### flow/run.sh
#!/bin/bash
# the make line also repeats each setting of config.mk as NAME=value (left out here)
make -C /OpenROAD-flow-scripts/flow DESIGN_CONFIG=/design/flow/config.mk WORK_HOME=/design/flow/orfs CLKGATE_MAP_FILE= finish
### flow/config.mk
export PLATFORM = sky130hd
export DESIGN_NAME = upsample_csc
export DESIGN_NICKNAME = upsample_csc
export VERILOG_FILES = /design/flow/design.v
export SDC_FILE = /design/flow/constraint.sdc
export NUM_CORES = 4
export LEC_CHECK = 0
export CAP_MARGIN = 20
export CORE_MARGIN = 2
export CORE_UTILIZATION = 58
export HOLD_SLACK_MARGIN = -0.09
export PLACE_DENSITY = 0.6
export SETUP_SLACK_MARGIN = -0.53
export SLEW_MARGIN = 20
export TNS_END_PERCENT = 5
### flow/constraint.sdc
create_clock -name core_clock -period 9.06 [get_ports {clk}]
set_input_delay 1.8120 -clock core_clock [delete_from_list [all_inputs] [get_ports {clk}]]
set_output_delay 1.8120 -clock core_clock [all_outputs]
set_load 0.01 [all_outputs]
### flow/design.v
typedef enum logic [2:0] {
	S_IDLE,
	S_ENABLE_UART_RX,
	S_WAIT_UART_RX,
	S_M1,
	S_M2,
	S_M3
}top_state_type;
typedef enum logic [5:0] {
	S_M1_IDLE,
	S_M1_Lead_in_0,
	S_M1_Lead_in_1,
	S_M1_Lead_in_2,
	S_M1_Lead_in_3,
	S_M1_Lead_in_4,
	S_M1_Lead_in_5,
	S_M1_Lead_in_6,
	S_M1_Lead_in_7,
	S_M1_Lead_in_8,
	S_M1_Loop_0,
	S_M1_Loop_1,
	S_M1_Loop_2,
	S_M1_Loop_3,
	S_M1_Loop_4,
	S_M1_Loop_5,
	S_M1_Loop_6,
	S_M1_Loop_7,
	S_M1_Loop_8,
	S_M1_Loop_9,
	S_M1_Loop_10,
	S_M1_Loop_11,
	S_M1_Loop_12,
	S_M1_Loop_13,
	S_M1_Loop_14,
	S_M1_Loop_15,
	S_M1_Lead_out_0,
	S_M1_Lead_out_1,
	S_M1_Lead_out_2,
	S_M1_Lead_out_3,
	S_M1_Lead_out_4,
	S_M1_Lead_out_5,
	S_M1_Lead_out_6,
	S_M1_Lead_out_7,
	S_M1_Lead_out_8,
	S_M1_Lead_out_9,
	S_M1_Lead_out_10,
	S_M1_Lead_out_11,
	S_M1_Lead_out_12,
	S_M1_Lead_out_13,
	S_M1_Lead_out_14,
	S_M1_Lead_out_15,
	S_M1_Lead_out_16,
	S_M1_Lead_out_17,
	S_M1_Lead_out_18,
	S_M1_Lead_out_19,
	S_M1_Lead_out_20,
	S_M1_Lead_out_21,
	S_M1_Lead_out_22,
	S_M1_Lead_out_23,
	S_M1_Lead_out_24,
	S_M1_Lead_out_25,
	S_M1_Lead_out_26,
	S_M1_Lead_out_27,
	S_M1_Lead_out_28,
	S_M1_Lead_out_29,
	S_M1_1,
	S_M1_DONE
}M1_state_type;
typedef enum logic [2:0] {
	S_M2_IDLE,
	S_M2_1,
	S_M2_DONE
}M2_state_type;
typedef enum logic [2:0] {
	S_M3_IDLE,
	S_M3_1,
	S_M3_DONE
}M3_state_type;
typedef enum logic [1:0] {
	S_RXC_IDLE,
	S_RXC_SYNC,
	S_RXC_ASSEMBLE_DATA,
	S_RXC_STOP_BIT
} RX_Controller_state_type;
typedef enum logic [2:0] {
	S_US_IDLE,
	S_US_STRIP_FILE_HEADER_1,
	S_US_STRIP_FILE_HEADER_2,
	S_US_START_FIRST_BYTE_RECEIVE,
	S_US_WRITE_FIRST_BYTE,
	S_US_START_SECOND_BYTE_RECEIVE,
	S_US_WRITE_SECOND_BYTE
} UART_SRAM_state_type;
typedef enum logic [3:0] {
	S_VS_WAIT_NEW_PIXEL_ROW,
	S_VS_NEW_PIXEL_ROW_DELAY_1,
	S_VS_NEW_PIXEL_ROW_DELAY_2,
	S_VS_NEW_PIXEL_ROW_DELAY_3,
	S_VS_NEW_PIXEL_ROW_DELAY_4,
	S_VS_NEW_PIXEL_ROW_DELAY_5,
	S_VS_FETCH_PIXEL_DATA_0,
	S_VS_FETCH_PIXEL_DATA_1,
	S_VS_FETCH_PIXEL_DATA_2,
	S_VS_FETCH_PIXEL_DATA_3
} VGA_SRAM_state_type;
`timescale 1ns/100ps
`default_nettype none
module M1 (
    input logic CLOCK_50_I,                    
    input logic resetn,                        
    input logic M1_start,
    output logic M1_done,
    input logic [15:0] M1_SRAM_read_data,
    output logic [15:0] M1_SRAM_write_data,
    output logic [17:0] M1_SRAM_address,
    output logic M1_SRAM_we_n,
    output logic [31:0] M1_mult_1_in1,
    output logic [31:0] M1_mult_1_in2,
    output logic [31:0] M1_mult_2_in1,
    output logic [31:0] M1_mult_2_in2,
    output logic [31:0] M1_mult_3_in1,
    output logic [31:0] M1_mult_3_in2,
    input logic [63:0] M1_mult_res_1,
    input logic [63:0] M1_mult_res_2,
    input logic [63:0] M1_mult_res_3
);
M1_state_type top_state;
parameter Y_base_address = 18'd0,
            U_base_address = 18'd38400,
             V_base_address = 18'd57600,
             RGB_base_address = 18'd146944,
        R_rem = 32'd14608704,
        G_rem = 32'd8879296,
        B_rem = 32'd18148672,
        Y_coe = 18'd76284,
        R_U_coe = 18'd0,
        R_V_coe = 18'd104595,
        G_U_coe = 18'd25624,
        G_V_coe = 18'd53281,
        B_U_coe = 18'd132251,
        B_V_coe = 18'd0,
        UV_5_coe = 18'd21,
        UV_3_coe = 18'd52,
        UV_1_coe = 18'd159,
        UV_rem = 18'd128;
logic [31:0] mult_op_1, mult_op_2, mult_op_3, mult_op_4, mult_op_5, mult_op_6;
logic [63:0] mult_res_1, mult_res_2, mult_res_3;
assign M1_mult_1_in1 = mult_op_1;
assign M1_mult_1_in2 = mult_op_2;
assign M1_mult_2_in1 = mult_op_3;
assign M1_mult_2_in2 = mult_op_4;
assign M1_mult_3_in1 = mult_op_5;
assign M1_mult_3_in2 = mult_op_6;
assign mult_res_1 = M1_mult_res_1;
assign mult_res_2 = M1_mult_res_2;
assign mult_res_3 = M1_mult_res_3;
logic [17:0] Y_counter;
logic [17:0] U_V_counter;
logic [17:0] RGB_counter;
logic [7:0] line_counter;
logic [15:0] Y_data;  
logic [7:0] U_prime_data;  
logic [7:0] U_buffer;  
logic [7:0] U_jplus5_data;
logic [7:0] U_jplus3_data;
logic [7:0] U_jplus1_data;
logic [7:0] U_jminus1_data;
logic [7:0] U_jminus3_data;
logic [7:0] U_jminus5_data;
logic [7:0] V_prime_data;  
logic [7:0] V_buffer;  
logic [7:0] V_jplus5_data;
logic [7:0] V_jplus3_data;
logic [7:0] V_jplus1_data;
logic [7:0] V_jminus1_data;
logic [7:0] V_jminus3_data;
logic [7:0] V_jminus5_data;
logic [63:0] R_data;  
logic [63:0] G_data;  
logic [63:0] B_data;  
logic start_buf;
always @(posedge CLOCK_50_I or negedge resetn) begin
    if (~resetn) begin
        top_state <= S_M1_IDLE;
        start_buf <= 1'b0;
        M1_done <= 1'b0;
        mult_op_1 <= 32'd0;
        mult_op_2 <= 32'd0;
        mult_op_3 <= 32'd0;
        mult_op_4 <= 32'd0;
        mult_op_5 <= 32'd0;
        mult_op_6 <= 32'd0;
        Y_counter <= 18'd0;
        U_V_counter <= 18'd0;
        RGB_counter <= 18'd0;
        Y_data <= 16'd0;
        U_prime_data <= 8'd0;
        U_buffer <= 8'd0;
        U_jplus5_data <= 8'd0;
        U_jplus3_data <= 8'd0;
        U_jplus1_data <= 8'd0;
        U_jminus1_data <= 8'd0;
        U_jminus3_data <= 8'd0;
        U_jminus5_data <= 8'd0;
        V_prime_data <= 8'd0;
        V_buffer <= 8'd0;
        V_jplus5_data <= 8'd0;
        V_jplus3_data <= 8'd0;
        V_jplus1_data <= 8'd0;
        V_jminus1_data <= 8'd0;
        V_jminus3_data <= 8'd0;
        V_jminus5_data <= 8'd0;
        R_data <= 8'd0;
        G_data <= 8'd0;
        B_data <= 8'd0;
        M1_SRAM_address <= 18'd0;
        M1_SRAM_write_data <= 16'd0;
        M1_SRAM_we_n <= 1'b1;
    end else begin
			start_buf <= M1_start;
        case (top_state)
        S_M1_IDLE: begin
            if(M1_start && ~start_buf) begin
              M1_SRAM_address <= Y_base_address + Y_counter;
                top_state <= S_M1_Lead_in_0;
            end
        end
        S_M1_Lead_in_0: begin
            M1_SRAM_address <= U_base_address + U_V_counter;
            M1_SRAM_we_n <= 1'b1;
            top_state <= S_M1_Lead_in_1;
        end
        S_M1_Lead_in_1: begin
            M1_SRAM_address <= V_base_address + U_V_counter;
            U_V_counter <= U_V_counter + 18'd1;
            top_state <= S_M1_Lead_in_2;
        end
        S_M1_Lead_in_2: begin
            M1_SRAM_address <= U_base_address + U_V_counter;
            Y_data <= M1_SRAM_read_data;  
            top_state <= S_M1_Lead_in_3;
        end
        S_M1_Lead_in_3: begin
            M1_SRAM_address <= V_base_address + U_V_counter;
            U_prime_data <= M1_SRAM_read_data[15:8];  
            U_jplus1_data <= M1_SRAM_read_data[7:0];  
            U_jminus1_data <= M1_SRAM_read_data[15:8];  
            U_jminus3_data <= M1_SRAM_read_data[15:8];  
            U_jminus5_data <= M1_SRAM_read_data[15:8];  
            top_state <= S_M1_Lead_in_4;
        end
        S_M1_Lead_in_4: begin
            V_prime_data <= M1_SRAM_read_data[15:8];  
            V_jplus1_data <= M1_SRAM_read_data[7:0];  
            V_jminus1_data <= M1_SRAM_read_data[15:8];  
            V_jminus3_data <= M1_SRAM_read_data[15:8];  
            V_jminus5_data <= M1_SRAM_read_data[15:8];  
            mult_op_1 <= Y_coe;
            mult_op_2 <= Y_data[15:8];
            mult_op_3 <= R_U_coe;
            mult_op_4 <= U_prime_data;
            mult_op_5 <= R_V_coe;
            mult_op_6 <= M1_SRAM_read_data[15:8];
            top_state <= S_M1_Lead_in_5;
        end
        S_M1_Lead_in_5: begin
            U_jplus5_data <= M1_SRAM_read_data[7:0];  
            U_jplus3_data <= M1_SRAM_read_data[15:8];  
            R_data <= (mult_res_1 + mult_res_3 - R_rem);
            mult_op_3 <= G_U_coe;
            mult_op_5 <= G_V_coe;
            top_state <= S_M1_Lead_in_6;
        end
        S_M1_Lead_in_6: begin
            V_jplus5_data <= M1_SRAM_read_data[7:0];  
            V_jplus3_data <= M1_SRAM_read_data[15:8];  
            G_data <= (mult_res_1 - mult_res_2 - mult_res_3 + G_rem);
            mult_op_3 <= B_U_coe;
            mult_op_5 <= B_V_coe;
        if (RGB_counter != 18'd0) RGB_counter <= RGB_counter + 18'd1;
            top_state <= S_M1_Lead_in_7;
        end
        S_M1_Lead_in_7: begin
            M1_SRAM_address <= RGB_base_address + RGB_counter;
            M1_SRAM_we_n <= 1'b0;
            M1_SRAM_write_data[15:8] <= (R_data[31] == 1'b1)?8'b0:((|R_data[30:24])?8'd255:R_data[23:16]);
            M1_SRAM_write_data[7:0] <= (G_data[31] == 1'b1)?8'b0:((|G_data[30:24])?8'd255:G_data[23:16]);;
            B_data <= (mult_res_1 + mult_res_2 - B_rem);
            mult_op_1 <= UV_5_coe;
            mult_op_2 <= U_jplus5_data + U_jminus5_data;
            mult_op_3 <= UV_3_coe;
            mult_op_4 <= U_jplus3_data + U_jminus3_data;
            mult_op_5 <= UV_1_coe;
            mult_op_6 <= U_jplus1_data + U_jminus1_data;
            Y_counter <= Y_counter + 18'd1;
            top_state <= S_M1_Lead_in_8;
        end
        S_M1_Lead_in_8: begin
            M1_SRAM_address <= Y_base_address + Y_counter;
            M1_SRAM_we_n <= 1'b1;
            U_prime_data <= (mult_res_1 - mult_res_2 + mult_res_3 + UV_rem) >> 8;
            mult_op_1 <= UV_5_coe;
            mult_op_2 <= V_jplus5_data + V_jminus5_data;
            mult_op_3 <= UV_3_coe;
            mult_op_4 <= V_jplus3_data + V_jminus3_data;
            mult_op_5 <= UV_1_coe;
            mult_op_6 <= V_jplus1_data + V_jminus1_data;
            U_V_counter <= U_V_counter + 18'd1;
            top_state <= S_M1_Loop_0;
        end
        S_M1_Loop_0: begin
            M1_SRAM_address <= U_base_address + U_V_counter;
            V_prime_data <= (mult_res_1 - mult_res_2 + mult_res_3 + UV_rem) >> 8;
            mult_op_1 <= Y_coe;
            mult_op_2 <= Y_data[7:0];
            mult_op_3 <= R_U_coe;
            mult_op_4 <= U_prime_data;
            mult_op_5 <= R_V_coe;
            mult_op_6 <= (mult_res_1 - mult_res_2 + mult_res_3 + UV_rem) >> 8;
            top_state <= S_M1_Loop_1;
        end
        S_M1_Loop_1: begin
            M1_SRAM_address <= V_base_address + U_V_counter;
            R_data <= (mult_res_1 + mult_res_3 - R_rem);
            mult_op_3 <= G_U_coe;
            mult_op_5 <= G_V_coe;
            RGB_counter <= RGB_counter + 18'd1;
            top_state <= S_M1_Loop_2;
        end
        S_M1_Loop_2: begin
            M1_SRAM_address <= RGB_base_address + RGB_counter;
            Y_data <= M1_SRAM_read_data;  
            M1_SRAM_we_n <= 1'b0;
            M1_SRAM_write_data[15:8] <= (B_data[31] == 1'b1)?8'b0:((|B_data[30:24])?8'd255:B_data[23:16]);;
            M1_SRAM_write_data[7:0] <= (R_data[31] == 1'b1)?8'b0:((|R_data[30:24])?8'd255:R_data[23:16]);;
            U_prime_data <= U_jplus1_data;
            G_data <= (mult_res_1 - mult_res_2 - mult_res_3 + G_rem);
            mult_op_3 <= B_U_coe;
            mult_op_5 <= B_V_coe;
            top_state <= S_M1_Loop_3;
        end
        S_M1_Loop_3: begin
            M1_SRAM_we_n <= 1'b1;
            U_buffer <= M1_SRAM_read_data[7:0];  
            U_jplus5_data <= M1_SRAM_read_data[15:8];  
            U_jplus3_data <= U_jplus5_data;  
            U_jplus1_data <= U_jplus3_data;  
            U_jminus1_data <= U_jplus1_data;  
            U_jminus3_data <= U_jminus1_data;
            U_jminus5_data <= U_jminus3_data;
            V_prime_data <= V_jplus1_data;
            B_data <= (mult_res_1 + mult_res_2 - B_rem);
            mult_op_1 <= Y_coe;
            mult_op_2 <= Y_data[15:8];
            mult_op_3 <= R_U_coe;
            mult_op_4 <= U_prime_data;
            mult_op_5 <= R_V_coe;
            mult_op_6 <= V_jplus1_data;
            RGB_counter <= RGB_counter + 18'd1;
            top_state <= S_M1_Loop_4;
        end
        S_M1_Loop_4: begin
            M1_SRAM_address <= RGB_base_address + RGB_counter;
            M1_SRAM_we_n <= 1'b0;
            M1_SRAM_write_data[15:8] <= (G_data[31] == 1'b1)?8'b0:((|G_data[30:24])?8'd255:G_data[23:16]);;
            M1_SRAM_write_data[7:0] <= (B_data[31] == 1'b1)?8'b0:((|B_data[30:24])?8'd255:B_data[23:16]);;
            V_buffer <= M1_SRAM_read_data[7:0];  
            V_jplus5_data <= M1_SRAM_read_data[15:8];  
            V_jplus3_data <= V_jplus5_data;  
            V_jplus1_data <= V_jplus3_data;  
            V_jminus1_data <= V_jplus1_data;  
            V_jminus3_data <= V_jminus1_data;
            V_jminus5_data <= V_jminus3_data;
            R_data <= (mult_res_1 + mult_res_3 - R_rem);
            mult_op_3 <= G_U_coe;
            mult_op_5 <= G_V_coe;
            top_state <= S_M1_Loop_5;
        end
        S_M1_Loop_5: begin
            M1_SRAM_we_n <= 1'b1;
            G_data <= (mult_res_1 - mult_res_2 - mult_res_3 + G_rem);
            mult_op_3 <= B_U_coe;
            mult_op_5 <= B_V_coe;
            RGB_counter <= RGB_counter + 18'd1;
            top_state <= S_M1_Loop_6;
        end
        S_M1_Loop_6: begin
            M1_SRAM_address <= RGB_base_address + RGB_counter;
            M1_SRAM_we_n <= 1'b0;
            M1_SRAM_write_data[15:8] <= (R_data[31] == 1'b1)?8'b0:((|R_data[30:24])?8'd255:R_data[23:16]);;
            M1_SRAM_write_data[7:0] <= (G_data[31] == 1'b1)?8'b0:((|G_data[30:24])?8'd255:G_data[23:16]);;
            B_data <= (mult_res_1 + mult_res_2 - B_rem);
            mult_op_1 <= UV_5_coe;
            mult_op_2 <= U_jplus5_data + U_jminus5_data;
            mult_op_3 <= UV_3_coe;
            mult_op_4 <= U_jplus3_data + U_jminus3_data;
            mult_op_5 <= UV_1_coe;
            mult_op_6 <= U_jplus1_data + U_jminus1_data;
            Y_counter <= Y_counter + 18'd1;
            top_state <= S_M1_Loop_7;
        end
        S_M1_Loop_7: begin
            M1_SRAM_address <= Y_base_address + Y_counter;
            M1_SRAM_we_n <= 1'b1;
            U_prime_data <= (mult_res_1 - mult_res_2 + mult_res_3 + UV_rem) >> 8;
            mult_op_2 <= V_jplus5_data + V_jminus5_data;
            mult_op_4 <= V_jplus3_data + V_jminus3_data;
            mult_op_6 <= V_jplus1_data + V_jminus1_data;
            top_state <= S_M1_Loop_8;
        end
        S_M1_Loop_8: begin
            V_prime_data <= (mult_res_1 - mult_res_2 + mult_res_3 + UV_rem) >> 8;
            mult_op_1 <= Y_coe;
            mult_op_2 <= Y_data[7:0];
            mult_op_3 <= R_U_coe;
            mult_op_4 <= U_prime_data;
            mult_op_5 <= R_V_coe;
            mult_op_6 <= (mult_res_1 - mult_res_2 + mult_res_3 + UV_rem) >> 8;
            top_state <= S_M1_Loop_9;
        end
        S_M1_Loop_9: begin
            R_data <= (mult_res_1 + mult_res_3 - R_rem);
            mult_op_3 <= G_U_coe;
            mult_op_5 <= G_V_coe;
            RGB_counter <= RGB_counter + 18'd1;
            top_state <= S_M1_Loop_10;
        end
        S_M1_Loop_10: begin
            M1_SRAM_address <= RGB_base_address + RGB_counter;
            Y_data <= M1_SRAM_read_data;  
            M1_SRAM_we_n <= 1'b0;
            M1_SRAM_write_data[15:8] <= (B_data[31] == 1'b1)?8'b0:((|B_data[30:24])?8'd255:B_data[23:16]);;
            M1_SRAM_write_data[7:0] <= (R_data[31] == 1'b1)?8'b0:((|R_data[30:24])?8'd255:R_data[23:16]);;
            U_prime_data <= U_jplus1_data;
            G_data <= (mult_res_1 - mult_res_2 - mult_res_3 + G_rem);
            mult_op_3 <= B_U_coe;
            mult_op_5 <= B_V_coe;
            top_state <= S_M1_Loop_11;
        end
        S_M1_Loop_11: begin
            M1_SRAM_we_n <= 1'b1;
            U_jplus5_data <= U_buffer;
            U_jplus3_data <= U_jplus5_data;  
            U_jplus1_data <= U_jplus3_data;  
            U_jminus1_data <= U_jplus1_data;  
            U_jminus3_data <= U_jminus1_data;
            U_jminus5_data <= U_jminus3_data;
            V_prime_data <= V_jplus1_data;
            B_data <= (mult_res_1 + mult_res_2 - B_rem);
            mult_op_1 <= Y_coe;
            mult_op_2 <= Y_data[15:8];
            mult_op_3 <= R_U_coe;
            mult_op_4 <= U_prime_data;
            mult_op_5 <= R_V_coe;
            mult_op_6 <= V_jplus1_data;
            RGB_counter <= RGB_counter + 18'd1;
            top_state <= S_M1_Loop_12;
        end
        S_M1_Loop_12: begin
            M1_SRAM_address <= RGB_base_address + RGB_counter;
            M1_SRAM_we_n <= 1'b0;
            M1_SRAM_write_data[15:8] <= (G_data[31] == 1'b1)?8'b0:((|G_data[30:24])?8'd255:G_data[23:16]);;
            M1_SRAM_write_data[7:0] <= (B_data[31] == 1'b1)?8'b0:((|B_data[30:24])?8'd255:B_data[23:16]);;
            V_jplus5_data <= V_buffer;
            V_jplus3_data <= V_jplus5_data;
            V_jplus1_data <= V_jplus3_data;
            V_jminus1_data <= V_jplus1_data;
            V_jminus3_data <= V_jminus1_data;
            V_jminus5_data <= V_jminus3_data;
            R_data <= (mult_res_1 + mult_res_3 - R_rem);
            mult_op_3 <= G_U_coe;
            mult_op_5 <= G_V_coe;
            top_state <= S_M1_Loop_13;
        end
        S_M1_Loop_13: begin
            M1_SRAM_we_n <= 1'b1;
            G_data <= (mult_res_1 - mult_res_2 - mult_res_3 + G_rem);
            mult_op_3 <= B_U_coe;
            mult_op_5 <= B_V_coe;
            RGB_counter <= RGB_counter + 18'd1;
            top_state <= S_M1_Loop_14;
        end
        S_M1_Loop_14: begin
            M1_SRAM_address <= RGB_base_address + RGB_counter;
            M1_SRAM_we_n <= 1'b0;
            M1_SRAM_write_data[15:8] <= (R_data[31] == 1'b1)?8'b0:((|R_data[30:24])?8'd255:R_data[23:16]);;
            M1_SRAM_write_data[7:0] <= (G_data[31] == 1'b1)?8'b0:((|G_data[30:24])?8'd255:G_data[23:16]);;
            B_data <= (mult_res_1 + mult_res_2 - B_rem);
            mult_op_1 <= UV_5_coe;
            mult_op_2 <= U_jplus5_data + U_jminus5_data;
            mult_op_3 <= UV_3_coe;
            mult_op_4 <= U_jplus3_data + U_jminus3_data;
            mult_op_5 <= UV_1_coe;
            mult_op_6 <= U_jplus1_data + U_jminus1_data;
            Y_counter <= Y_counter + 18'd1;
            top_state <= S_M1_Loop_15;
        end
        S_M1_Loop_15: begin
            M1_SRAM_address <= Y_base_address + Y_counter;
            M1_SRAM_we_n <= 1'b1;
            U_prime_data <= (mult_res_1 - mult_res_2 + mult_res_3 + UV_rem) >> 8;
            mult_op_2 <= V_jplus5_data + V_jminus5_data;
            mult_op_4 <= V_jplus3_data + V_jminus3_data;
            mult_op_6 <= V_jplus1_data + V_jminus1_data;
            if (U_V_counter % 18'd80 == 18'd79) begin
                top_state <= S_M1_Lead_out_0;
            end else begin
                U_V_counter <= U_V_counter + 18'd1;
                top_state <= S_M1_Loop_0;
        end
        end
        S_M1_Lead_out_0: begin
                        V_prime_data <= (mult_res_1 - mult_res_2 + mult_res_3 + UV_rem) >> 8;
                        mult_op_1 <= Y_coe;
                        mult_op_2 <= Y_data[7:0];
                        mult_op_3 <= R_U_coe;
                        mult_op_4 <= U_prime_data;
                        mult_op_5 <= R_V_coe;
                        mult_op_6 <= ((mult_res_1 - mult_res_2 + mult_res_3 + UV_rem) >> 8);
            top_state <= S_M1_Lead_out_1;
        end
        S_M1_Lead_out_1: begin
                        R_data <= (mult_res_1 + mult_res_3 - R_rem);
                        mult_op_3 <= G_U_coe;
                        mult_op_5 <= G_V_coe;
                        RGB_counter <= RGB_counter + 18'd1;
            top_state <= S_M1_Lead_out_2;
        end
        S_M1_Lead_out_2: begin
                        M1_SRAM_address <= RGB_base_address + RGB_counter;
                        Y_data <= M1_SRAM_read_data;
                        M1_SRAM_we_n <= 1'b0;
                        M1_SRAM_write_data[15:8] <= (B_data[31] == 1'b1)?8'b0:((|B_data[30:24])?8'd255:B_data[23:16]);;
                        M1_SRAM_write_data[7:0] <= (R_data[31] == 1'b1)?8'b0:((|R_data[30:24])?8'd255:R_data[23:16]);;
                        U_prime_data <= U_jplus1_data;
                        G_data <= (mult_res_1 - mult_res_2 - mult_res_3 + G_rem);
                        mult_op_3 <= B_U_coe;
                        mult_op_5 <= B_V_coe;
            top_state <= S_M1_Lead_out_3;
        end
        S_M1_Lead_out_3: begin
                        M1_SRAM_we_n <= 1'b1;
                        U_jplus3_data <= U_jplus5_data;
                        U_jplus1_data <= U_jplus3_data;
                        U_jminus1_data <= U_jplus1_data;
                        U_jminus3_data <= U_jminus1_data;
                        U_jminus5_data <= U_jminus3_data;
                        V_prime_data <= V_jplus1_data;
                        B_data <= (mult_res_1 + mult_res_2 - B_rem);
                        mult_op_1 <= Y_coe;
                        mult_op_2 <= Y_data[15:8];
                        mult_op_3 <= R_U_coe;
                        mult_op_4 <= U_prime_data;
                        mult_op_5 <= R_V_coe;
                        mult_op_6 <= V_jplus1_data;
                        RGB_counter <= RGB_counter + 18'd1;
            top_state <= S_M1_Lead_out_4;
        end
        S_M1_Lead_out_4: begin
                        M1_SRAM_address <= RGB_base_address + RGB_counter;
                        M1_SRAM_we_n <= 1'b0;
                        M1_SRAM_write_data[15:8] <= (G_data[31] == 1'b1)?8'b0:((|G_data[30:24])?8'd255:G_data[23:16]);;
                        M1_SRAM_write_data[7:0] <= (B_data[31] == 1'b1)?8'b0:((|B_data[30:24])?8'd255:B_data[23:16]);;
                        V_jplus3_data <= V_jplus5_data;
                        V_jplus1_data <= V_jplus3_data;
                        V_jminus1_data <= V_jplus1_data;
                        V_jminus3_data <= V_jminus1_data;
                        V_jminus5_data <= V_jminus3_data;
                        R_data <= (mult_res_1 + mult_res_3 - R_rem);
                        mult_op_3 <= G_U_coe;
                        mult_op_5 <= G_V_coe;
            top_state <= S_M1_Lead_out_5;
        end
        S_M1_Lead_out_5: begin
                        M1_SRAM_we_n <= 1'b1;
                        G_data <= (mult_res_1 - mult_res_2 - mult_res_3 + G_rem);
                        mult_op_3 <= B_U_coe;
                        mult_op_5 <= B_V_coe;
                        RGB_counter <= RGB_counter + 18'd1;
            top_state <= S_M1_Lead_out_6;
        end
        S_M1_Lead_out_6: begin
                        M1_SRAM_address <= RGB_base_address + RGB_counter;
                        M1_SRAM_we_n <= 1'b0;
                        M1_SRAM_write_data[15:8] <= (R_data[31] == 1'b1)?8'b0:((|R_data[30:24])?8'd255:R_data[23:16]);;
                        M1_SRAM_write_data[7:0] <= (G_data[31] == 1'b1)?8'b0:((|G_data[30:24])?8'd255:G_data[23:16]);;
                        B_data <= (mult_res_1 + mult_res_2 - B_rem);
                        mult_op_1 <= UV_5_coe;
                        mult_op_2 <= U_jplus5_data + U_jminus5_data;
                        mult_op_3 <= UV_3_coe;
                        mult_op_4 <= U_jplus3_data + U_jminus3_data;
                        mult_op_5 <= UV_1_coe;
                        mult_op_6 <= U_jplus1_data + U_jminus1_data;
                        Y_counter <= Y_counter + 18'd1;
            top_state <= S_M1_Lead_out_7;
        end
        S_M1_Lead_out_7: begin
                        M1_SRAM_address <= Y_base_address + Y_counter;
                        M1_SRAM_we_n <= 1'b1;
                        U_prime_data <= (mult_res_1 - mult_res_2 + mult_res_3 + UV_rem) >> 8;
                        mult_op_2 <= V_jplus5_data + V_jminus5_data;
                        mult_op_4 <= V_jplus3_data + V_jminus3_data;
                        mult_op_6 <= V_jplus1_data + V_jminus1_data;
            top_state <= S_M1_Lead_out_8;
        end
        S_M1_Lead_out_8: begin
                        V_prime_data <= (mult_res_1 - mult_res_2 + mult_res_3 + UV_rem) >> 8;
                        mult_op_1 <= Y_coe;
                        mult_op_2 <= Y_data[7:0];
                        mult_op_3 <= R_U_coe;
                        mult_op_4 <= U_prime_data;
                        mult_op_5 <= R_V_coe;
                        mult_op_6 <= ((mult_res_1 - mult_res_2 + mult_res_3 + UV_rem) >> 8);
            top_state <= S_M1_Lead_out_9;
        end
        S_M1_Lead_out_9: begin
                        R_data <= (mult_res_1 + mult_res_3 - R_rem);
                        mult_op_3 <= G_U_coe;
                        mult_op_5 <= G_V_coe;
                        RGB_counter <= RGB_counter + 18'd1;
            top_state <= S_M1_Lead_out_10;
        end
        S_M1_Lead_out_10: begin
                        M1_SRAM_address <= RGB_base_address + RGB_counter;
                        Y_data <= M1_SRAM_read_data;
                        M1_SRAM_we_n <= 1'b0;
                        M1_SRAM_write_data[15:8] <= (B_data[31] == 1'b1)?8'b0:((|B_data[30:24])?8'd255:B_data[23:16]);;
                        M1_SRAM_write_data[7:0] <= (R_data[31] == 1'b1)?8'b0:((|R_data[30:24])?8'd255:R_data[23:16]);;
                        U_prime_data <= U_jplus1_data;
                        G_data <= (mult_res_1 - mult_res_2 - mult_res_3 + G_rem);
                        mult_op_3 <= B_U_coe;
                        mult_op_5 <= B_V_coe;
            top_state <= S_M1_Lead_out_11;
        end
        S_M1_Lead_out_11: begin
                        M1_SRAM_we_n <= 1'b1;
                        U_jplus1_data <= U_jplus3_data;
                        U_jminus1_data <= U_jplus1_data;
                        U_jminus3_data <= U_jminus1_data;
                        U_jminus5_data <= U_jminus3_data;
                        V_prime_data <= V_jplus1_data;
                        B_data <= (mult_res_1 + mult_res_2 - B_rem);
                        mult_op_1 <= Y_coe;
                        mult_op_2 <= Y_data[15:8];
                        mult_op_3 <= R_U_coe;
                        mult_op_4 <= U_prime_data;
                        mult_op_5 <= R_V_coe;
                        mult_op_6 <= V_jplus1_data;
                        RGB_counter <= RGB_counter + 18'd1;
            top_state <= S_M1_Lead_out_12;
        end
        S_M1_Lead_out_12: begin
                        M1_SRAM_address <= RGB_base_address + RGB_counter;
                        M1_SRAM_we_n <= 1'b0;
                        M1_SRAM_write_data[15:8] <= (G_data[31] == 1'b1)?8'b0:((|G_data[30:24])?8'd255:G_data[23:16]);;
                        M1_SRAM_write_data[7:0] <= (B_data[31] == 1'b1)?8'b0:((|B_data[30:24])?8'd255:B_data[23:16]);;
                        V_jplus1_data <= V_jplus3_data;
                        V_jminus1_data <= V_jplus1_data;
                        V_jminus3_data <= V_jminus1_data;
                        V_jminus5_data <= V_jminus3_data;
                        R_data <= (mult_res_1 + mult_res_3 - R_rem);
                        mult_op_3 <= G_U_coe;
                        mult_op_5 <= G_V_coe;
            top_state <= S_M1_Lead_out_13;
        end
        S_M1_Lead_out_13: begin
                        M1_SRAM_we_n <= 1'b1;
                        G_data <= (mult_res_1 - mult_res_2 - mult_res_3 + G_rem);
                        mult_op_3 <= B_U_coe;
                        mult_op_5 <= B_V_coe;
                        RGB_counter <= RGB_counter + 18'd1;
            top_state <= S_M1_Lead_out_14;
        end
        S_M1_Lead_out_14: begin
                        M1_SRAM_address <= RGB_base_address + RGB_counter;
                        M1_SRAM_we_n <= 1'b0;
                        M1_SRAM_write_data[15:8] <= (R_data[31] == 1'b1)?8'b0:((|R_data[30:24])?8'd255:R_data[23:16]);;
                        M1_SRAM_write_data[7:0] <= (G_data[31] == 1'b1)?8'b0:((|G_data[30:24])?8'd255:G_data[23:16]);;
                        B_data <= (mult_res_1 + mult_res_2 - B_rem);
                        mult_op_1 <= UV_5_coe;
                        mult_op_2 <= U_jplus5_data + U_jminus5_data;
                        mult_op_3 <= UV_3_coe;
                        mult_op_4 <= U_jplus3_data + U_jminus3_data;
                        mult_op_5 <= UV_1_coe;
                        mult_op_6 <= U_jplus1_data + U_jminus1_data;
                        Y_counter <= Y_counter + 18'd1;
            top_state <= S_M1_Lead_out_15;
        end
        S_M1_Lead_out_15: begin
                        M1_SRAM_address <= Y_base_address + Y_counter;
                        M1_SRAM_we_n <= 1'b1;
                        U_prime_data <= (mult_res_1 - mult_res_2 + mult_res_3 + UV_rem) >> 8;
                        mult_op_2 <= V_jplus5_data + V_jminus5_data;
                        mult_op_4 <= V_jplus3_data + V_jminus3_data;
                        mult_op_6 <= V_jplus1_data + V_jminus1_data;
            top_state <= S_M1_Lead_out_16;
        end
        S_M1_Lead_out_16: begin
                        V_prime_data <= (mult_res_1 - mult_res_2 + mult_res_3 + UV_rem) >> 8;
                        mult_op_1 <= Y_coe;
                        mult_op_2 <= Y_data[7:0];
                        mult_op_3 <= R_U_coe;
                        mult_op_4 <= U_prime_data;
                        mult_op_5 <= R_V_coe;
                        mult_op_6 <= ((mult_res_1 - mult_res_2 + mult_res_3 + UV_rem) >> 8);
            top_state <= S_M1_Lead_out_17;
        end
        S_M1_Lead_out_17: begin
                        R_data <= (mult_res_1 + mult_res_3 - R_rem);
                        mult_op_3 <= G_U_coe;
                        mult_op_5 <= G_V_coe;
                        RGB_counter <= RGB_counter + 18'd1;
            top_state <= S_M1_Lead_out_18;
        end
        S_M1_Lead_out_18: begin
                        M1_SRAM_address <= RGB_base_address + RGB_counter;
                        Y_data <= M1_SRAM_read_data;
                        M1_SRAM_we_n <= 1'b0;
                        M1_SRAM_write_data[15:8] <= (B_data[31] == 1'b1)?8'b0:((|B_data[30:24])?8'd255:B_data[23:16]);;
                        M1_SRAM_write_data[7:0] <= (R_data[31] == 1'b1)?8'b0:((|R_data[30:24])?8'd255:R_data[23:16]);;
                        U_prime_data <= U_jplus1_data;
                        G_data <= (mult_res_1 - mult_res_2 - mult_res_3 + G_rem);
                        mult_op_3 <= B_U_coe;
                        mult_op_5 <= B_V_coe;
            top_state <= S_M1_Lead_out_19;
        end
        S_M1_Lead_out_19: begin
                        M1_SRAM_we_n <= 1'b1;
                        U_jminus1_data <= U_jplus1_data;
                        U_jminus3_data <= U_jminus1_data;
                        U_jminus5_data <= U_jminus3_data;
                        V_prime_data <= V_jplus1_data;
                        B_data <= (mult_res_1 + mult_res_2 - B_rem);
                        mult_op_1 <= Y_coe;
                        mult_op_2 <= Y_data[15:8];
                        mult_op_3 <= R_U_coe;
                        mult_op_4 <= U_prime_data;
                        mult_op_5 <= R_V_coe;
                        mult_op_6 <= V_jplus1_data;
                        RGB_counter <= RGB_counter + 18'd1;
            top_state <= S_M1_Lead_out_20;
        end
        S_M1_Lead_out_20: begin
                        M1_SRAM_address <= RGB_base_address + RGB_counter;
                        M1_SRAM_we_n <= 1'b0;
                        M1_SRAM_write_data[15:8] <= (G_data[31] == 1'b1)?8'b0:((|G_data[30:24])?8'd255:G_data[23:16]);;
                        M1_SRAM_write_data[7:0] <= (B_data[31] == 1'b1)?8'b0:((|B_data[30:24])?8'd255:B_data[23:16]);;
                        V_jminus1_data <= V_jplus1_data;
                        V_jminus3_data <= V_jminus1_data;
                        V_jminus5_data <= V_jminus3_data;
                        R_data <= (mult_res_1 + mult_res_3 - R_rem);
                        mult_op_3 <= G_U_coe;
                        mult_op_5 <= G_V_coe;
            top_state <= S_M1_Lead_out_21;
        end
        S_M1_Lead_out_21: begin
                        M1_SRAM_we_n <= 1'b1;
                        G_data <= (mult_res_1 - mult_res_2 - mult_res_3 + G_rem);
                        mult_op_3 <= B_U_coe;
                        mult_op_5 <= B_V_coe;
                        RGB_counter <= RGB_counter + 18'd1;
            top_state <= S_M1_Lead_out_22;
        end
        S_M1_Lead_out_22: begin
                        M1_SRAM_address <= RGB_base_address + RGB_counter;
                        M1_SRAM_we_n <= 1'b0;
                        M1_SRAM_write_data[15:8] <= (R_data[31] == 1'b1)?8'b0:((|R_data[30:24])?8'd255:R_data[23:16]);;
                        M1_SRAM_write_data[7:0] <= (G_data[31] == 1'b1)?8'b0:((|G_data[30:24])?8'd255:G_data[23:16]);;
                        B_data <= (mult_res_1 + mult_res_2 - B_rem);
                        mult_op_1 <= UV_5_coe;
                        mult_op_2 <= U_jplus5_data + U_jminus5_data;
                        mult_op_3 <= UV_3_coe;
                        mult_op_4 <= U_jplus3_data + U_jminus3_data;
                        mult_op_5 <= UV_1_coe;
                        mult_op_6 <= U_jplus1_data + U_jminus1_data;
            top_state <= S_M1_Lead_out_23;
        end
        S_M1_Lead_out_23: begin
                        M1_SRAM_we_n <= 1'b1;
                        U_prime_data <= (mult_res_1 - mult_res_2 + mult_res_3 + UV_rem) >> 8;
                        mult_op_2 <= V_jplus5_data + V_jminus5_data;
                        mult_op_4 <= V_jplus3_data + V_jminus3_data;
                        mult_op_6 <= V_jplus1_data + V_jminus1_data;
            top_state <= S_M1_Lead_out_24;
        end
        S_M1_Lead_out_24: begin
                        V_prime_data <= (mult_res_1 - mult_res_2 + mult_res_3 + UV_rem) >> 8;
                        mult_op_1 <= Y_coe;
                        mult_op_2 <= Y_data[7:0];
                        mult_op_3 <= R_U_coe;
                        mult_op_4 <= U_prime_data;
                        mult_op_5 <= R_V_coe;
                        mult_op_6 <= ((mult_res_1 - mult_res_2 + mult_res_3 + UV_rem) >> 8);
            top_state <= S_M1_Lead_out_25;
        end
        S_M1_Lead_out_25: begin
                        R_data <= (mult_res_1 + mult_res_3 - R_rem);
                        mult_op_3 <= G_U_coe;
                        mult_op_5 <= G_V_coe;
                        RGB_counter <= RGB_counter + 18'd1;
            top_state <= S_M1_Lead_out_26;
        end
        S_M1_Lead_out_26: begin
                        M1_SRAM_address <= RGB_base_address + RGB_counter;
                        M1_SRAM_we_n <= 1'b0;
                        M1_SRAM_write_data[15:8] <= (B_data[31] == 1'b1)?8'b0:((|B_data[30:24])?8'd255:B_data[23:16]);;
                        M1_SRAM_write_data[7:0] <= (R_data[31] == 1'b1)?8'b0:((|R_data[30:24])?8'd255:R_data[23:16]);;
                        G_data <= (mult_res_1 - mult_res_2 - mult_res_3 + G_rem);
                        mult_op_3 <= B_U_coe;
                        mult_op_5 <= B_V_coe;
            top_state <= S_M1_Lead_out_27;
        end
        S_M1_Lead_out_27: begin
                        M1_SRAM_we_n <= 1'b1;
                        B_data <= (mult_res_1 + M1_mult_res_2 - B_rem);
                        RGB_counter <= RGB_counter + 18'd1;
            top_state <= S_M1_Lead_out_28;
        end
        S_M1_Lead_out_28: begin
                        M1_SRAM_address <= RGB_base_address + RGB_counter;
                        M1_SRAM_we_n <= 1'b0;
                        M1_SRAM_write_data[15:8] <= (G_data[31] == 1'b1)?8'b0:((|G_data[30:24])?8'd255:G_data[23:16]);;
                        M1_SRAM_write_data[7:0] <= (B_data[31] == 1'b1)?8'b0:((|B_data[30:24])?8'd255:B_data[23:16]);;
            Y_counter <= Y_counter + 18'd1;
            top_state <= S_M1_Lead_out_29;
        end
        S_M1_Lead_out_29: begin
            M1_SRAM_we_n <= 1'b1;
            M1_SRAM_address <= Y_base_address + Y_counter;
            if (Y_counter >= 18'd38399) begin
                top_state <= S_M1_1;
            end else begin
                U_V_counter <= U_V_counter + 18'd1;
                top_state <= S_M1_Lead_in_0;
            end
        end
        S_M1_1: begin
            top_state <= S_M1_DONE;
        end
        S_M1_DONE: begin
            M1_done <= 1'b1;
        end
        default: top_state <= S_M1_IDLE;
        endcase
    end
end
endmodule
`timescale 1ns/100ps
`default_nettype none
module upsample_csc (
    input  logic        clk,
    input  logic        resetn,
    input  logic        start,
    output logic        done,
    input  logic [15:0] sram_read_data,
    output logic [15:0] sram_write_data,
    output logic [17:0] sram_address,
    output logic        sram_we_n
);
logic [31:0] mult_1_in1, mult_1_in2;
logic [31:0] mult_2_in1, mult_2_in2;
logic [31:0] mult_3_in1, mult_3_in2;
logic [63:0] mult_1_res, mult_2_res, mult_3_res;
assign mult_1_res = mult_1_in1 * mult_1_in2;
assign mult_2_res = mult_2_in1 * mult_2_in2;
assign mult_3_res = mult_3_in1 * mult_3_in2;
M1 M1_unit (
    .CLOCK_50_I(clk),
    .resetn(resetn),
    .M1_start(start),
    .M1_done(done),
    .M1_SRAM_read_data(sram_read_data),
    .M1_SRAM_write_data(sram_write_data),
    .M1_SRAM_address(sram_address),
    .M1_SRAM_we_n(sram_we_n),
    .M1_mult_1_in1(mult_1_in1),
    .M1_mult_1_in2(mult_1_in2),
    .M1_mult_2_in1(mult_2_in1),
    .M1_mult_2_in2(mult_2_in2),
    .M1_mult_3_in1(mult_3_in1),
    .M1_mult_3_in2(mult_3_in2),
    .M1_mult_res_1(mult_1_res),
    .M1_mult_res_2(mult_2_res),
    .M1_mult_res_3(mult_3_res)
);
endmodule
==> run notes, run 1 <==
impl run done, here's what came out: TritonCTS Buffers 41, HPWL after detailed placement 108,000 um, Top Metal Used met4, cells in synth_stat.txt 5,294, Syn Inst Count 5,294, TritonCTS clock tree built, Critical Path Slowest Stage Cell fa_1, Pins Over Slew Limit 0, H-tree lvl count 2, M1 WL 59,000 um, Worst Min Path Start M1_unit.M1_SRAM_we_n, worst-margin pin slew 1.04 ns, Clock Skews around 0.033 ns, cell family with most CP delay adder cells, most common cell in the netlist inv_1, Crit path required time 9.50 ns, fin crit share 1.10, WL per Instance 18.8 um, IO Port Bufs 54, Worst Setup Slack, final -0.924 ns, routed wl met2 60,400 um, Yosys chip area about 47,000 sq um, fin area 55,300 sq um, adder-cell share of the synthesized area 0.391, pin count of the biggest net entering global routing 177, chip footprint 83,900 sq um, routability cong. about 0.94, violated checks negative setup slack, Overflow after GRT 0, WP data arrival 10.42 ns, met3 routed WL approximately 6900 um, Max Cap Violations 0, Crit Reg-Reg Endpoint M1_unit.mult_op_6[30], clock slew at reported path FFs 0.07 ns, Synth Flop Type dfrtp_1, CP Class reg2reg, Reg-to-Reg Start M1_unit.mult_op_1[4], final setup fails 22, CP endpoint kind flop, Mean Syn Cell Area 8.94 sq um, Pre-Repair DR Iteration Count 7, flip-flops with a built-in enable 0, Inserted Diodes 0, top cell type by total area after synthesis ha_1, Top cell area share 0.233, Root Buffer clkbuf_16, crit path max fanout 5, initial antenna violation count 6, die width 290 um, total track usage 0.317, IO Pins 55, # clock sinks 343, XOR-XNOR Cells, Area Fraction 0.0530, Cell Rows 104, core area 80,700 sq um, first-pass GRT wire length 211,000 um, proportion of synthesized area in mux cells 0.0124, Initial DRC Count approximately 2,500, Largest logic family adder cells, Synth Area in Simple Gates 0.127, routed wire length 131,000 um, worst-case reg-to-reg path depth 46, Hold Crit Class reg2reg, Crit. Startpoint M1_unit.mult_op_1[4], CP most frequent cell inv_1, Hold Path End M1_unit.M1_SRAM_we_n, final antenna-violating net count 0, hold depth 2, WP depth about 46, Max-slew headroom 0.305, Die Ht 290 um, Area growth, synth to finish 16.9%, Fin. Hold Viols 0, Mapped Area 47,300 sq um, Cell Area, Placed 53,500 sq um, yosys aoi share 0.147, top cells, area ha_1 (23%), dfrtp_1 (18%), fa_1 (16%), Synth cell types 113, Worst Path Buf+Inv 7, post-detailed-route via-to-cell ratio 5.60, Synth top cells by count inv_1 (937), ha_1 (881), nand2_1 (394), fa_1 (373), dfrtp_1 (342), syn_nets between 6,000 and 7,000, Async SR Flop Fraction 1.00, startpoint types flop, initial cell density of the core 0.587, Worst Setup EP M1_unit.mult_op_6[30], layout net count 7,129, vias in the first global route 39,200, setup slack, reg-to-reg -0.92 ns, crit path time final 9.98 ns, Synth Register Bits 343, drt drc 0, via count around 39,000, status finished with violations, OpenROAD warning count roughly 110, RSZ-0062 raised after global routing true, yosys warning tally 1, register share after synthesis 0.181, Longest Clk Path Bufs 3, CP max stage delay 0.55 ns, Latency at later pin 0.61 ns, highest clock rate roughly 100 MHz
[metal layers]
metal | global-route usage | vias up
met2 | 0.524 | 1016
li1 | - | 18900
met1 | 0.437 | 18700
met5 | 0 | -
met3 | 0.0369 | 226
met4 | 0.0963 | 0
[repair_timing]
action | in CTS | in global routing
setup endpoints to repair | 18 | 26
resized | 30 | 46
pin swaps | 17 | 14
hold buffers | 0 | 0
buffers inserted | 7 | 0
[stage by stage]
step                setup TNS [ns]  hold WS (ns)  setup WS, ns  utilization  std cells
finish                       -9.40         0.465        -0.924        0.686       6946
global placement            -15.12         0.454         -1.25        0.663       6864
detailed placement          -18.30         0.453         -1.37        0.663       6864
floorplan                    -2.23         0.441        -0.580            -       5294
global route                -24.64         0.499         -1.51        0.686       6946
CTS                         -12.14         0.467         -1.00        0.682       6944
[cell type report]
cell class | instances | area (sq um)
Sequential cell | 343 | 8590
Timing Repair Buffer | 681 | 5310
Clock buffer | 59 | 1180
Clock inverter | 14 | 206
Fill cell | 6709 | 25400
Multi-Input combinational cell | 3850 | 35200
Tap cell | 1060 | 1330
Inverter | 939 | 3530
==> inputs of run 2 (changes only) <==
Settings changed: CORE_ASPECT_RATIO from default to 0.9, CORE_UTILIZATION 58 to 72, CTS_CLUSTER_DIAMETER from default to 360, CTS_CLUSTER_SIZE from default to 97, HOLD_SLACK_MARGIN -0.09 to default, SETUP_SLACK_MARGIN -0.53 to -0.37, TNS_END_PERCENT 5 to 15.
Clock period 9.06 ns to 6.04 ns, I/O delays scaled along.
==> run notes, run 2 <==
run metrics: chip footprint 67,800 sq um, routability cong. 0.968, Longest Clk Path Bufs 3, IO Pins 55, Synth Register Bits 343, yosys warning tally 1, most common cell in the netlist inv_1, total track usage 0.728, yosys aoi share 0.147, # clock sinks 343, Root Buffer clkbuf_16, IO Port Bufs 54, Mean Syn Cell Area 8.94 sq um, Synth Area in Simple Gates 0.127, Yosys chip area 47,300 sq um, cells in synth_stat.txt about 5,300, TritonCTS Buffers 7, Overflow after GRT 65, register share after synthesis 0.181, adder-cell share of the synthesized area 0.391, top cells, area ha_1 (23%), dfrtp_1 (18%), fa_1 (16%), Synth Flop Type dfrtp_1, core area 65,300 sq um, Mapped Area 47,300 sq um, Syn Inst Count 5,294, syn_nets about 6,600, flip-flops with a built-in enable 0, initial cell density of the core 0.725, Synth cell types 113, Cell Rows 89, Async SR Flop Fraction 1.00, top cell type by total area after synthesis ha_1, Synth top cells by count inv_1 (937), ha_1 (881), nand2_1 (394), fa_1 (373), dfrtp_1 (342), H-tree lvl count 1, Die Ht 247 um, Largest logic family adder cells, Failed at global routing (5_1_grt), pre-CTS setup slack -4.50 ns, die width 274 um, status stopped before the end, HPWL after detailed placement 118,000 um, error msg [ERROR GRT-0232] Routing congestion too high. Check the congestion heatmap in the GUI., XOR-XNOR Cells, Area Fraction 0.0530, proportion of synthesized area in mux cells 0.0124, Top cell area share 0.233, # placed instances between 6,000 and 7,000
[run 2: layer usage]
layer | track usage | GRT overflow
met1 | 0.735 | 1
met2 | 0.891 | 36
met5 | 0.419 | 1
met3 | 0.571 | 0
met4 | 0.685 | 27
[run 2: per-stage QoR]
| stage | cell area [sq um] | setup TNS (ns) | utilization |
|---|---|---|---|
| after floorplan | 47600 | -156.74 | - |
| after global placement | 55700 | -220.88 | 0.853 |
| after detailed placement | 55700 | -248.67 | 0.854 |
| after CTS | 57600 | -212.41 | 0.882 |
[run 2: timing repair]
item / CTS
setup buffers: 47
resized: 268
setup endpoints to repair: 107
pin swaps: 172
hold buffers: 0
==> inputs of run 3 (changes only) <==
Settings changed: ABC_AREA from default to 1, CAP_MARGIN 20 to 5, CELL_PAD_IN_SITES_DETAIL_PLACEMENT from default to 0, CELL_PAD_IN_SITES_GLOBAL_PLACEMENT from default to 0, CORE_ASPECT_RATIO 0.9 to default, CORE_MARGIN 2 to 7, CORE_UTILIZATION 72 to 60, CTS_CLUSTER_DIAMETER 360 to 55, CTS_CLUSTER_SIZE 97 to default, MIN_ROUTING_LAYER from default to met1, PLACE_DENSITY 0.6 to 0.64, SETUP_SLACK_MARGIN -0.37 to 2.06, SLEW_MARGIN 20 to 0, TNS_END_PERCENT 15 to default.
Clock period 6.04 ns to 11.2 ns, I/O delays scaled along.
==> run notes, run 3 <==
impl run done, here's what came out: WP data arrival 10.24 ns, worst-margin pin slew 1.32 ns, chip footprint approximately 88,000 sq um, Pins Over Slew Limit 0, routability cong. 0.947, Cell Rows a little over 100, XOR-XNOR Cells, Area Fraction 0.0424, CP Class reg2reg, status no timing/DRC/antenna violations, startpoint types flop, Overflow after GRT 0, hold depth 2, # clock sinks 343, final core occ 0.714, adder-cell share of the synthesized area 0.388, yosys warning tally 1, Area growth, synth to finish 18.1%, yosys aoi share 0.102, flip-flops with a built-in enable 0, sum of negative setup slack 0 ns, final setup fails 0, Max-slew headroom 0.121, Async SR Flop Fraction 1.00, Clock Skews around 0.033 ns, Fin. Hold Viols 0, Worst Min Path Start M1_unit.M1_done, WL per Instance 19.0 um, total track usage 0.307, Largest logic family adder cells, final antenna-violating net count 0, Mapped Area between 40,000 and 50,000 sq um, Pre-Repair DR Iteration Count 6, Max Cap Violations 0, crit path max fanout 6, crit path time final 9.75 ns, vias in the first global route a little over 40,000, Crit path required time between 10 and 15 ns, Critical Path Slowest Stage Cell fa_1, TritonCTS Buffers 46, Hold Crit Class reg2reg, Mean Syn Cell Area 7.92 sq um, worst-case reg-to-reg path depth ~60, CP max stage delay between 0.5 and 0.6 ns, Synth top cells by count inv_1 (1,400), nand2_1 (1,036), ha_1 (881), fa_1 (373), dfrtp_1 (342), WP depth 59, die width approximately 300 um, via count 40,900, syn_nets 7,293, TritonCTS clock tree built, CP endpoint kind flop, IO Port Bufs 54, Top cell area share 0.231, clock slew at reported path FFs roughly 0.06 ns, drt drc 0, top cell type by total area after synthesis ha_1, cells in synth_stat.txt 6,020, HPWL after detailed placement 104,000 um, Hold Path End M1_unit.M1_done, post-detailed-route via-to-cell ratio roughly 5.5, Syn Inst Count between 6,000 and 7,000, Synth cell types just under 70, setup slack, reg-to-reg 1.45 ns, Inserted Diodes 0, RSZ-0062 raised after global routing true, Worst Setup EP M1_unit.mult_op_6[30], layout net count 7,584, Worst Path Buf+Inv 8, top cells, area ha_1 (23%), dfrtp_1 (18%), fa_1 (16%), Crit Reg-Reg Endpoint M1_unit.mult_op_6[30], most common cell in the netlist inv_1, fin crit share 0.870, Initial DRC Count slightly below 3,000, Hold Buf Count CTS 0, highest clock rate approximately 100 MHz, initial cell density of the core 0.604, Yosys chip area 47,700 sq um, register share after synthesis 0.180, Crit. Startpoint M1_unit.mult_op_2[2], core area between 70,000 and 80,000 sq um, Synth Flop Type dfrtp_1, routed wire length 140,000 um, first-pass GRT wire length approximately 210,000 um, initial antenna violation count 2, proportion of synthesized area in mux cells 0.000525, Reg-to-Reg Start M1_unit.mult_op_2[2], Synth Area in Simple Gates 0.163, Synth Register Bits 343, Die Ht approximately 300 um, CP most frequent cell nand2_2, H-tree lvl count 2, IO Pins about 55, Root Buffer clkbuf_16, Fill cells 6,174, pin count of the biggest net entering global routing 135, OpenROAD warning count between 100 and 150, Latency at later pin 0.62 ns, Longest Clk Path Bufs 3, cell family with most CP delay adder cells
run 3: final cells by class:
type                            instances  area, sq um  area share
Multi-Input combinational cell       4127        36100       0.642
Inverter                             1435         5450      0.0968
Tap cell                             1050         1310      0.0233
Clock buffer                           62         1290      0.0229
Timing Repair Buffer                  358         3170      0.0563
Sequential cell                       343         8610       0.153
Clock inverter                         20          333     0.00591
run 3: timing repair:
item,CTS,global route
gates resized,375,303
pin swaps,216,215
setup endpoints to repair,48,45
buffers inserted,182,82
cloned,2,0
run 3: stage by stage:
stage	hold slack [ns]	instances	cell area (sq um)	worst slack [ns]
finish	0.464	7395	56300	1.45
global route	0.504	7395	56300	1.05
CTS	0.474	7313	54200	1.78
detailed placement	0.456	7047	49400	0.614
global placement	0.452	7047	49400	0.859
floorplan	0.445	6020	47700	2.02
run 3: metal layers:
layer,global-route usage,part of all wire
met5,0,0.000093
met4,0.0899,0.038
met3,0.0499,0.069
met2,0.502,0.46
met1,0.421,0.43
==> inputs of run 4 (changes only) <==
Settings changed: CORE_MARGIN 7 to 2, SETUP_SLACK_MARGIN 2.06 to -0.57.
Clock period 11.2 ns to 7.74 ns, I/O delays scaled along.
==> run notes, run 4 <==
impl run done, here's what came out: status finished with violations, violated checks negative setup slack, Syn Inst Count 6,020, TritonCTS Buffers 49, Pre-Repair DR Iteration Count 25, via count between 40,000 and 50,000, most common cell in the netlist inv_1, Worst Setup EP M1_unit.G_data[31], WL per Instance about 21 um, core area ~79,000 sq um, CP max stage delay approximately 0.64 ns, final antenna-violating net count 0, Crit Reg-Reg Endpoint M1_unit.G_data[31], cells in synth_stat.txt 6,020, TritonCTS clock tree built, Cell Area, Placed 55,200 sq um, Worst Setup Slack, final -2.82 ns, XOR-XNOR Cells, Area Fraction 0.0424, Yosys chip area 47,700 sq um, Crit. Startpoint M1_unit.mult_op_3[5], routed wire length between 150,000 and 200,000 um, RSZ-0062 raised after global routing true, hold depth 2, Overflow after GRT 0, syn_nets 7,293, cell family with most CP delay adder cells, CP endpoint kind flop, Critical Path Slowest Stage Cell fa_1, crit path max fanout 7, layout net count roughly 8,200, Synth Flop Type dfrtp_1, met1 track demand over resource 0.451, Mean Syn Cell Area 7.92 sq um, HPWL after detailed placement 112,000 um, adder-cell share of the synthesized area 0.388, Fill cells 5,313, Async SR Flop Fraction 1.00, register share after synthesis 0.180, Top cell area share 0.231, WP depth between 50 and 60, flip-flops with a built-in enable 0, Synth top cells by count inv_1 (1,400), nand2_1 (1,036), ha_1 (881), fa_1 (373), dfrtp_1 (342), routability cong. ~0.94, fin area 61,900 sq um, Latency at later pin 0.65 ns, Crit path required time 8.23 ns, Initial DRC Count 3,984, chip footprint approximately 80,000 sq um, total track usage 0.365, Max Cap Violations 0, IO Pins roughly 55, Worst Path Buf+Inv 16, startpoint types flop, OpenROAD warning count around 120, Synth Area in Simple Gates 0.163, IO Port Bufs 54, met2 usage 0.623, initial antenna violation count 12, WP data arrival 11.05 ns, H-tree lvl count 2, highest clock rate 94.7 MHz, Hold Path End M1_unit.M1_done, Pins Over Slew Limit 0, Hold Crit Class reg2reg, Die Ht 286 um, Worst Min Path Start M1_unit.M1_done, M3 GR Usage 0.0621, proportion of synthesized area in mux cells 0.000525, Root Buffer clkbuf_16, CP Class reg2reg, Area growth, synth to finish 29.9%, pin count of the biggest net entering global routing 133, Max-slew headroom 0.167, Clock Skews approximately 0.036 ns, Largest logic family adder cells, post-detailed-route via-to-cell ratio 5.70, yosys aoi share 0.102, first-pass GRT wire length between 200,000 and 250,000 um, initial cell density of the core 0.604, Hold Buf Count CTS 0, Synth Register Bits 343, Longest Clk Path Bufs 3, yosys warning tally 1, # clock sinks 343, fin crit share 1.36, final setup fails roughly 75, top cells, area ha_1 (23%), dfrtp_1 (18%), fa_1 (16%), busiest grt layer met2, worst-margin pin slew 1.25 ns, Mapped Area 47,700 sq um, Fin. Hold Viols 0, worst-case reg-to-reg path depth 54, drt drc 0, setup slack, reg-to-reg -2.82 ns, Cell Rows 103, die width 286 um, vias in the first global route 45,100, top cell type by total area after synthesis ha_1, Synth cell types 68, Reg-to-Reg Start M1_unit.mult_op_3[5], clock slew at reported path FFs 0.06 ns, pre-CTS setup slack -1.81 ns, crit path time final 10.56 ns, CP most frequent cell inv_1
-- run 4: metal layers --
| layer | vias up | wire length [um] |
|---|---|---|
| li1 | 20900 | - |
| met1 | 21800 | 63500 |
| met2 | 2411 | 77800 |
| met3 | 884 | 15400 |
| met4 | 8 | 12900 |
| met5 | - | 107 |
-- run 4: layout make-up --
class / count / area [sq um] / share of cell area
repair buffers: 1009 / 8000 / 0.129
clock inverters: 26 / 324 / 0.00523
inverters: 1435 / 5440 / 0.0879
diodes: 8 / 20.0 / 0.000323
flip-flops and latches: 343 / 8600 / 0.139
clock buffers: 61 / 1330 / 0.0215
multi-input cells: 4127 / 36900 / 0.596
well taps: 1050 / 1310 / 0.0212
-- run 4: metrics by stage --
stage	instances	hold slack (ns)	utilization	TNS [ns]
after floorplan	6020	0.445	-	-21.90
after global placement	7752	0.452	0.700	-56.81
after detailed placement	7752	0.463	0.700	-66.49
after CTS	8020	0.475	0.758	-57.25
after global routing	8052	0.485	0.785	-138.95
final	8059	0.478	0.785	-121.45
-- run 4: repair_timing --
| item | 4_1_cts | 5_1_grt |
|---|---|---|
| cloned | 0 | 0 |
| pin swaps | 189 | 195 |
| setup buffers | 191 | 82 |
| setup endpoints to repair | 52 | 67 |
| hold endpoints to repair | 0 | 0 |
| resized | 309 | 410 |
==> inputs of run 5 (changes only) <==
Settings changed: CORE_MARGIN 2 to 7, CORE_UTILIZATION 60 to 63, SETUP_SLACK_MARGIN -0.57 to 2.06.
Clock period 7.74 ns to 10.8 ns, I/O delays scaled along.
==> run notes, run 5 <==
impl run done, here's what came out: Worst Setup Slack, final -0.325 ns, startpoint types flop, vias in the first global route ~43,000, fin area 57,600 sq um, Synth cell types 68, cells in synth_stat.txt roughly 6,000, Root Buffer clkbuf_16, Max-slew headroom 0.265, WL per Instance 22.2 um, Synth top cells by count inv_1 (1,400), nand2_1 (1,036), ha_1 (881), fa_1 (373), dfrtp_1 (342), Crit Reg-Reg Endpoint M1_unit.mult_op_6[10], Yosys chip area 47,700 sq um, register share after synthesis 0.180, Hold Path End M1_unit.R_data[27], Latency at later pin 0.62 ns, violated checks negative setup slack, hold_ws approximately 0.47 ns, Cell Area, Placed 49,700 sq um, Reg-to-Reg Start M1_unit.mult_op_3[5], clock slew at reported path FFs 0.06 ns, IO Pins 55, Async SR Flop Fraction 1.00, RSZ-0062 raised after global routing true, highest clock rate 89.9 MHz, die width 289 um, Cell Rows roughly 100, via count ~44,000, Syn Inst Count 6,020, CP most frequent cell buf_6, post-detailed-route via-to-cell ratio 5.92, top cells, area ha_1 (23%), dfrtp_1 (18%), fa_1 (16%), TritonCTS clock tree built, hold depth 2, Die Ht 289 um, yosys aoi share 0.102, Area growth, synth to finish 20.7%, CP endpoint kind flop, final antenna-violating net count 0, Critical Path Slowest Stage Cell fa_1, Overflow after GRT 0, yosys warning tally 1, CP Class reg2reg, most common cell in the netlist inv_1, worst-case reg-to-reg path depth roughly 54, layout net count slightly below 8,000, drt drc 0, top cell type by total area after synthesis ha_1, chip footprint 83,600 sq um, Longest Clk Path Bufs 3, XOR-XNOR Cells, Area Fraction 0.0424, core area approximately 75,000 sq um, Crit path required time roughly 11 ns, CP max stage delay 0.75 ns, Clock Skews 0.0302 ns, sum of negative setup slack -1.41 ns, fin crit share 1.03, adder-cell share of the synthesized area 0.388, TritonCTS Buffers 44, H-tree lvl count 2, syn_nets 7,293, Mapped Area 47,700 sq um, HPWL after detailed placement 106,000 um, setup slack, reg-to-reg -0.33 ns, IO Port Bufs ~54, pre-CTS setup slack ~0.76 ns, Crit. Startpoint M1_unit.mult_op_3[5], pin count of the biggest net entering global routing 77, Hold Crit Class reg2reg, status finished with violations, # placed instances 6,969, Synth Register Bits 343, routability cong. 0.948, Worst Min Path Start M1_unit.R_data[27], initial cell density of the core 0.638, Top cell area share 0.231, final setup fails 11, Synth Flop Type dfrtp_1, cell family with most CP delay adder cells, Max Cap Violations 0, flip-flops with a built-in enable 0, first-pass GRT wire length between 200,000 and 250,000 um, routed wire length around 160,000 um, Worst Setup EP M1_unit.mult_op_6[10], Pre-Repair DR Iteration Count 12, Synth Area in Simple Gates 0.163, Mean Syn Cell Area 7.92 sq um, Initial DRC Count ~3,800, Worst Path Buf+Inv 27, crit path time final 11.13 ns, total track usage 0.339, WP data arrival 11.61 ns, proportion of synthesized area in mux cells 0.000525, # clock sinks 343, Largest logic family adder cells, initial antenna violation count 7, Fin. Hold Viols 0, worst-margin pin slew 1.10 ns, OpenROAD warning count 111, final non-filler cell total between 7,000 and 8,000, crit path max fanout 5, Pins Over Slew Limit 0, WP depth 54, final core occ 0.771
## run 5: area by class of cell
| type | instances | area [sq um] |
|---|---|---|
| Tap cell | 969 | 1210 |
| Sequential cell | 343 | 8610 |
| Inverter | 1435 | 5460 |
| Timing Repair Buffer | 460 | 3910 |
| Clock inverter | 19 | 254 |
| Fill cell | 5091 | 17100 |
| Clock buffer | 62 | 1280 |
| Antenna cell | 2 | 5.00 |
| Multi-Input combinational cell | 4127 | 36800 |
## run 5: what timing repair did
action / in CTS / in global routing
hold buffers: 0 / 0
pin swaps: 234 / 213
setup endpoints to repair: 47 / 58
cloned: 1 / 0
gates resized: 367 / 352
setup buffers: 276 / 88
## run 5: metal layers
layer	up-vias	global-route usage	part of all wire	wire length, um
li1	19800	-	-	-
met1	20800	0.423	0.37	61100
met2	2366	0.575	0.45	74100
met3	1002	0.0607	0.093	15300
met4	12	0.152	0.085	14000
met5	-	0	0.00048	79
